==> flow/design.v (excerpt) <==
module UART_Top_Module(
input clk,                      
input rst,                      
input [7:0] data_in,            
input wr_en,rd_en,              
input [2:0] address,            
output  [7:0]data_o,            
output  serial_data_out,        
output  n_RTS,                  
output  tx_done,                
input   n_CTS                 
);
Settings: LEC_CHECK=0, ABC_AREA=1, CAP_MARGIN=35, CORE_MARGIN=2, CORE_UTILIZATION=72, CTS_CLUSTER_DIAMETER=42, CTS_CLUSTER_SIZE=62, MAX_ROUTING_LAYER=met4, SLEW_MARGIN=20; clock period 2.87 ns.
run.sh (not shown) runs the stock make flow with config.mk's settings and CLKGATE_MAP_FILE=.
The baseline went through all stages and came out clean.
Rerun with:
--- a/flow/config.mk
+++ b/flow/config.mk
@@ -8,2 +8 @@
-export ABC_AREA = 1
-export CAP_MARGIN = 35
+export CAP_MARGIN = 20
@@ -12,3 +10,0 @@
-export CTS_CLUSTER_DIAMETER = 42
-export CTS_CLUSTER_SIZE = 62
-export MAX_ROUTING_LAYER = met4
==> flow/constraint.sdc (replaced) <==
create_clock -name core_clock -period 2.16 [get_ports {clk}]
set_input_delay 0.4320 -clock core_clock [delete_from_list [all_inputs] [get_ports {clk}]]
set_output_delay 0.4320 -clock core_clock [all_outputs]
set_load 0.01 [all_outputs]
The changed run finished with setup timing left; power went up by 29%; fmax went up by 12%; clock power went up by 27%; global-route usage went down by 0.12 points.
Rerun with:
--- a/flow/config.mk
+++ b/flow/config.mk
@@ -10,0 +11,2 @@
+export CTS_CLUSTER_SIZE = 95
+export PLACE_DENSITY = 0.38
@@ -11,0 +14 @@
+export TNS_END_PERCENT = 10
==> flow/constraint.sdc (replaced) <==
create_clock -name core_clock -period 2.35 [get_ports {clk}]
set_input_delay 0.4700 -clock core_clock [delete_from_list [all_inputs] [get_ports {clk}]]
set_output_delay 0.4700 -clock core_clock [all_outputs]
set_load 0.01 [all_outputs]
Result: The new run finished but failed the layout checks on setup timing. Synthesized area is unchanged. Setup slack is better by 0.24 ns. Via count drops by 9.4%. Final cell count drops by 1.3%. Wire length drops by 21%. Non-clock buffer count drops by 24. Flip-flop count is unchanged. Maximum frequency climbs by 2.2%. Core utilization drops by 5.6 points. Clock skew drops by 0.0077 ns.

Starting RTL as in the previous note.
==> flow/design.v (excerpt) <==
module UART_Top_Module(
input clk,                      
input rst,                      
input [7:0] data_in,            
input wr_en,rd_en,              
input [2:0] address,            
output  [7:0]data_o,            
output  serial_data_out,        
output  n_RTS,                  
output  tx_done,                
input   n_CTS                 
);
make LEC_CHECK=0 ABC_AREA=1 CAP_MARGIN=20 CORE_MARGIN=2 CORE_UTILIZATION=72 CTS_CLUSTER_DIAMETER=42 PLACE_DENSITY_LB_ADDON=0.03 SETUP_SLACK_MARGIN=1.07 SLEW_MARGIN=20 finish   # period 3.71 ns
Rerun with:
CTS_CLUSTER_DIAMETER = 363   (was 42)
PLACE_DENSITY_LB_ADDON = default   (was 0.03)
SETUP_SLACK_MARGIN = -0.13   (was 1.07)
clock period = 2.16 ns   (was 3.71 ns; I/O delays follow)
=>
- The new run reached the layout checks and failed them: setup timing
- fmax rises by 18%
- sequential cell count stays the same
- area after synthesis stays the same
- routed wire length went up by 3.7%
- count of clock-buffer cells in the layout fell by 10
- cell area climbs by 1.9%
- die size stays the same
- setup slack is worse by 1200 ps
- power increases by 65%
- utilization grows by 1.6 points
Rerun with:
ABC_AREA = default   (was 1)
CORE_UTILIZATION = 40   (was 72)
CTS_CLUSTER_DIAMETER = default   (was 363)
SETUP_SLACK_MARGIN = default   (was -0.13)
clock period = 3.57 ns   (was 2.16 ns; I/O delays follow)
Effect: With this change the flow finished clean. First-iteration DRC count falls by well over a third. Hold slack improves by 230 ps. Count of clock-buffer cells in the layout went up by 5. Global-route usage drops by 18 points. Final area goes down slightly. Total power came out lower by well over a third.
Rerun with:
CORE_UTILIZATION = 72   (was 40)
PLACE_DENSITY_LB_ADDON = 0.01   (was default)
SETUP_SLACK_MARGIN = 0.62   (was default)
clock period = 2.16 ns   (was 3.57 ns; I/O delays follow)
Effect:
- Now the flow reached the layout checks and failed them: setup timing
- clock power went up by 74%
- core utilization climbs by 49 points
- non-clock buffer count climbs by 155
- clock skew goes up by 12 ps
- setup slack gets worse by 1000 ps
- cell count falls by 6.3%

Starting RTL as in the previous note.
Settings: LEC_CHECK=0, CAP_MARGIN=20, CORE_MARGIN=2, CORE_UTILIZATION=72, CTS_CLUSTER_DIAMETER=380, PLACE_DENSITY_LB_ADDON=0.02, SETUP_SLACK_MARGIN=0.63, SLEW_MARGIN=20; clock period 2.18 ns.
The baseline produced a layout that fails on negative setup slack.
Change:
- CTS_CLUSTER_DIAMETER: 380 -> unset
- CTS_CLUSTER_SIZE: unset -> 32
- PLACE_DENSITY: unset -> 0.35
- PLACE_DENSITY_LB_ADDON: 0.02 -> unset
- SETUP_SLACK_MARGIN: 0.63 -> 0.66
What happened: The new run reached the layout checks and failed them: negative setup slack; wire length grows by about 43%; sequential cell count stays the same; critical path depth falls by 1.

The RTL this note starts from:
==> flow/design.v <==
`timescale 1ns / 1ps
module fifo
(
 input we,  
 input re,
 input clk,
 input rst,
 input [7:0] data_in,
 output full,
 output reg [7:0] data_o,
 output  empty
);
integer i;
reg [4:0] pr,pw;
reg [7:0] mem [31:0];
assign empty = (pw == pr);
assign full  = ((pw + 5'd1) == pr);
 always@(posedge clk )
begin
 if(!rst)
  begin
   pr<=5'd1;
   pw<=5'd1;
   for(i=0;i<=31;i=i+1)
    begin
      mem[i]<=8'b0;
    end
  end
else
begin
  if(re&&!empty)
   begin
     data_o<=mem[pr];
     pr<=pr+5'd1;
   end
  if(we&&!full )
   begin
     mem[pw]<=data_in;
     pw<=pw+5'd1;
   end
end
end
endmodule
`timescale 1ns / 1ps
module UART_User_interface(
input [7:0]data_in,
input [2:0]addr,
input wr_en,
input rd_en,
input rst,
input clk,
input fifo_full,
output reg [7:0]AXI_data_out,
output reg [7:0]data_fifo,
output reg fifo_wr_en,
output     [7:0]reg_array0,
output     [7:0]reg_array1,
output     [7:0]reg_array3,
output     [7:0]reg_array4
    );
 reg [7:0] mem [0:7];
assign reg_array0=mem[0];    
assign reg_array1=mem[1];    
assign reg_array3=mem[3];    
assign reg_array4=mem[4];    
always @ (posedge clk) begin
 if (!rst) begin
   mem[0] <= 8'b0;
   mem[1] <= 8'b0;
   mem[2] <= 8'b0;
   mem[3] <= 8'b0;
   mem[4] <= 8'b0;
   mem[5] <= 8'b0;
   mem[6] <= 8'b0;
   mem[7] <= 8'b0;
   AXI_data_out <= 8'b0;
   data_fifo <= 8'b0;
   fifo_wr_en <= 1'b0;
    end
 else begin
   if (wr_en) 
      begin
       mem[addr] <= data_in;
       AXI_data_out <= 0;
         if (addr== 3'b000&& !fifo_full && reg_array3[7] == 0)
         begin                              
            fifo_wr_en <= 1'b1;             
            data_fifo <= data_in;
            mem[5] <= 8'b11111101;
         end 
         else 
         begin
            mem[5]<= 8'b11111111;
            fifo_wr_en <= 1'b0;
            data_fifo <= 8'b0;
         end  
   end	  
   else if (rd_en) begin
	       AXI_data_out <= mem[addr];
	       fifo_wr_en <= 1'b0;
   end
   else begin
	      AXI_data_out <= 0;
	      fifo_wr_en <= 1'b0;
	      mem[5]<= 8'b11111111;
   end	 
 end
end
endmodule
`timescale 1ns / 1ps
module c_div
(
input control,               
input clk_cpu,               
input rst,
input [7:0] tx,              
input [7:0] rate,            
output reg baud_clock,       
output reg baud_tick         
);
reg [15:0] value_rate;
reg  [22:0] int_counter;
reg generate_clk;
always @( posedge clk_cpu)
begin
	if (!rst)
		begin
         value_rate <=16'b0;
		 int_counter <= 0;
	     baud_clock <=1;
         generate_clk <= 0;
         baud_tick <= 0;
		end
    else if (control) begin
         value_rate <= {rate,tx};
         generate_clk <= 1;
         baud_tick <= 0;
    end
    else if (generate_clk) begin
	      if (int_counter == ((value_rate/2)))   
		     begin
		      int_counter <= 0;
		      baud_clock <= ~baud_clock;
		      baud_tick <= ~baud_clock;
		      end
	      else begin
		      int_counter <= int_counter + 1;
		      baud_tick <= 0;
	      end
          end
    else begin
             value_rate <= 16'b0;
		     int_counter <= 0;
	         baud_clock <=1;
	         baud_tick <= 0;
         end
end
endmodule
`timescale 1ns / 1ps
module Process(
    input LCR0,                            
    input LCR1,
    input LCR2,                            
    input LCR3,                            
    input LCR4,                           
    input LCR5,
    input [7:0] data_in,  
    input fifo_empty,                      
    input clk,
    input reset,
    input tx_ready,                       
    output reg  fifo_read,                
    output reg [8:0] data_out,  
    output reg  [3:0] data_length,
    output reg [1:0] num_stop_bit,     
    output reg data_out_active         
    );
 reg  [3:0] data_in_length ;
 reg [7:0] data;
 reg [2:0] state;
 reg [2:0] next_state;
 reg parity;
 parameter  IDLE = 1'b0;
 parameter  data_processing = 1'b1;
always @(posedge clk)
begin
  if (reset==0)  state<= IDLE;
  else           state<= next_state;
end
always @*
 begin
   data_out_active =  0;
   data_out =0;
   num_stop_bit =0;
   data_length =0;
   fifo_read = 0;
   data = 0;
   data_in_length = 0;
   parity = 0;
   next_state = IDLE;
   case (state)
   IDLE:
     begin
    if ( fifo_empty == 0 && tx_ready)   
       begin                            
      fifo_read = 1;                     
     next_state = data_processing ;
       end
 end
data_processing:
    begin
    data_out_active=1;
 case({LCR0,LCR1})               
      2'b00:   begin data_in_length =5; data = {3'b000, data_in[4:0]}; end
      2'b01:   begin data_in_length =6; data = {2'b00,  data_in[5:0]}; end
      2'b10:   begin data_in_length =7; data = {1'b0,   data_in[6:0]}; end
      default: begin data_in_length =8; data = data_in;               end
 endcase
 parity = (^data) ^ LCR5;
     if (LCR3==1)
 begin
      data_length = data_in_length + 4'd1 ;
      data_out = {1'b0,data} | ({8'b0,parity} << data_in_length) ;
     end
 else
      begin
      data_length =  data_in_length;
      data_out = {1'b0,data};
      end
 case (LCR2)                             
 1'b0:    num_stop_bit=2'b01;    
 default: begin
        case({LCR0,LCR1})
        2'b00:   num_stop_bit=2'b10 ;     
        default: num_stop_bit= 2'b11 ;    
        endcase
     end
endcase
    if(!tx_ready)
       next_state=  IDLE;
    else
       next_state=  data_processing ;
    end
 default: begin
    next_state = IDLE;
 end
endcase
 end
endmodule
`timescale 1ns / 1ps
module transmitter(
    input [8:0] data_in,           
    input [1:0] num_stop_bit,
    input reset,
    input [3:0] data_length,            
    input MCR1,                   
    input clk,                   
    input baud_tick,             
    input data_valid ,            
    input n_CTS ,
    output reg  serial_data_out,
    output reg  n_RTS,                       
    output reg  tx_done,          
    output tx_ready              
    );
  reg  [9:0] data;
  reg [13:0] clk_counter;
  reg [3:0] length;
  reg [3:0] bit_counter;  
  reg start_transmit;
  reg tx;
  assign tx_ready = !tx_done;
always @(posedge clk)
 begin
   if (!reset) begin
        data <= 0;
        length <= 0;
        clk_counter <=0;
        bit_counter <= 0;
        n_RTS <= 1;
        tx_done <=0;
        serial_data_out <= 1;
        tx <=1;
       end
   else if (!baud_tick) begin
   end
   else if (data_valid && MCR1 && tx && !n_CTS) begin
         data <= {data_in[8:0],1'b0};      
         length <= data_length;
         bit_counter <= 0;
         tx_done <= 0;
         n_RTS <= 1;    
         tx <=0;
   end 
  else if ( MCR1 && !tx)begin
    n_RTS <= 0;   
    if (bit_counter <= length) begin
       if (clk_counter == 15) begin              
          clk_counter <=  0;                     
          bit_counter <= bit_counter + 1;
          serial_data_out <= data[0];
          data <= {1'b0,data[9:1]};
          end
       else  begin
          serial_data_out <= data[0];
          clk_counter <= clk_counter +1;
        end      
     end
    else begin
     n_RTS <= 0;
        case (num_stop_bit)
      2'b01: begin
           if (clk_counter == 15)begin             
             clk_counter <=  0;
             tx_done <= 1;
             tx<=1;       
             serial_data_out <= 1;
              end
           else  begin
             serial_data_out <=1;
             clk_counter <= clk_counter +1;            
           end
       end
      2'b10:begin                         
           if (clk_counter == 23)begin            
             clk_counter <=  0;
             tx_done <= 1;
             tx<=1;     
             serial_data_out <=1;
              end
           else  begin
             clk_counter <= clk_counter +1;
              serial_data_out <=1;              
              end         
       end
    2'b11:begin
           if (clk_counter == 31)begin             
             clk_counter <=  0;
             tx_done <= 1;
             tx<=1;      
             serial_data_out <=1;
              end
           else  begin
             clk_counter <= clk_counter +1;
             serial_data_out <=1;             
              end         
      end
    default begin
           if (clk_counter == 15)begin             
             clk_counter <=  0;
             tx_done <= 1;
             tx<=1;         
             serial_data_out <=1;
              end
           else  begin
             clk_counter <= clk_counter +1; 
             serial_data_out <=1;            
              end       
     end
     endcase
    end    
 end
 else begin
       data <= 0;
       length <= 0;
       clk_counter <=0;
       bit_counter <= 0;
       n_RTS <= 1;
       tx_done <=0;
       serial_data_out <= 1;
       tx <= 1;
 end 
end
endmodule
`timescale 1ns / 1ps
module UART_Top_Module(
input clk,                      
input rst,                      
input [7:0] data_in,            
input wr_en,rd_en,              
input [2:0] address,            
output  [7:0]data_o,            
output  serial_data_out,        
output  n_RTS,                  
output  tx_done,                
input   n_CTS                 
);
wire b1;
wire [7:0]b2;
wire b3;
wire [7:0]ar0;
wire [7:0]ar1;
wire [7:0]ar3;
wire [7:0]ar4;
wire e1, e2;
wire [8:0]e3;
wire [1:0]e4;
wire [3:0]e5;
wire e6;
wire c1, c3;
wire [7:0]c2;
wire  d1, d2;
assign tx_done = e6;
 UART_User_interface UI1 ( .clk(clk), .rst(rst),
  .wr_en(wr_en), .rd_en(rd_en), .data_in(data_in)
  , .addr(address), .fifo_full(b1),
  .data_fifo(b2), .fifo_wr_en(b3), .AXI_data_out(data_o),
  .reg_array0(ar0), .reg_array1(ar1), .reg_array3(ar3)
  , .reg_array4(ar4)
  );
  fifo F1( .clk(clk), .rst(rst),
  .we(b3), .data_in(b2), .re(c1),
  .full(b1), .data_o(c2), .empty(c3));
  c_div CD1( .rst(rst),
  .clk_cpu(clk), .tx(ar0), .rate(ar1), .control(ar3[7]),
  .baud_clock(d1), .baud_tick(d2));
  Process pr(
  .clk(clk), 
  .reset(rst),
  .data_in(c2), 
  .fifo_empty(c3), 
  .tx_ready(e1),
  .LCR0(ar3[0]), 
  .LCR1(ar3[1]),
  .LCR2(ar3[2]),
  .LCR3(ar3[3]),
  .LCR4(ar3[4]),
  .LCR5(ar3[5]),
  .fifo_read(c1), 
  .data_out_active(e2),
  .data_out(e3), 
  .num_stop_bit(e4),
  .data_length(e5));
  transmitter TX(  .reset(rst),
  .data_valid(e2), .data_in(e3), .num_stop_bit(e4), .data_length(e5), .MCR1(ar4[1]), .clk(clk), .baud_tick(d2),
  .serial_data_out(serial_data_out), .n_RTS(n_RTS), .tx_done(e6),.tx_ready(e1),.n_CTS(n_CTS));
 endmodule
clock: 2.09 ns
lec_check: 0
abc_area: 0
cap_margin: 40
core_margin: 2
core_utilization: 72
cts_cluster_diameter: 380
cts_cluster_size: 17
hold_slack_margin: 0.29
place_density_lb_addon: 0.29
setup_slack_margin: -0.21
slew_margin: 20
The starting point produced a layout that fails on negative setup slack.
==> next run, changes <==
Settings changed: ABC_AREA 0 to default, CAP_MARGIN 40 to 20, CORE_UTILIZATION 72 to 38, CTS_CLUSTER_DIAMETER 380 to default, CTS_CLUSTER_SIZE 17 to default, HOLD_SLACK_MARGIN 0.29 to default, PLACE_DENSITY_LB_ADDON 0.29 to default, SETUP_SLACK_MARGIN -0.21 to default.
Clock period 2.09 ns to 3.57 ns, I/O delays scaled along.
With this change the flow finished clean.
Cell count went up by 11%.
Wire length went down by 8.7%.
Clock power went down by 8.6%.
Core utilization went down by 41 points.
Via count went down by 9.7%.
==> next run, changes <==
Settings changed: ABC_AREA from default to 1, CORE_UTILIZATION 38 to 72, CTS_CLUSTER_SIZE from default to 75, SETUP_SLACK_MARGIN from default to 0.18.
Clock period 3.57 ns to 2.16 ns, I/O delays scaled along.
The changed run completed, yet does not pass: negative setup slack; final area increases by about 9%; clock power increases by 54%; fmax increases by about 5.4%; power increases by about 80%; first-iteration DRC count increases to 3.2 times its value.
==> next run, changes <==
Settings changed: CTS_CLUSTER_SIZE 75 to default, SETUP_SLACK_MARGIN 0.18 to default.
Clock period 2.16 ns to 3.18 ns, I/O delays scaled along.
Result:
- The new run completed with no timing, DRC or antenna violations
- global-route usage drops by 2.4 points
- total power drops by 38%
- routed wire length drops by 29%
- utilization drops by 11 points
- synthesized area does not change
- combinational power drops by 50%
- design area drops by 12%
==> next run, changes <==
Settings changed: ABC_AREA 1 to default, CAP_MARGIN 20 to 35, CTS_CLUSTER_DIAMETER from default to 42.
Clock period 3.18 ns to 2.87 ns, I/O delays scaled along.
Outcome:
- The changed run ran to the end with no violations
- via count fell by 19%
- worst hold slack stays flat
- setup slack loses 0.044 ns
- global-route usage fell by 3.1 points
- utilization climbs by 2.2 points
- die size stays flat
- clock power goes up by 20%
- sequential power goes up by 10%
- area after synthesis is about the same
- total power grows by 7.6%
- clock skew goes up by 0.0050 ns
No activity file was given, so power comes from the tool's default toggle rates.
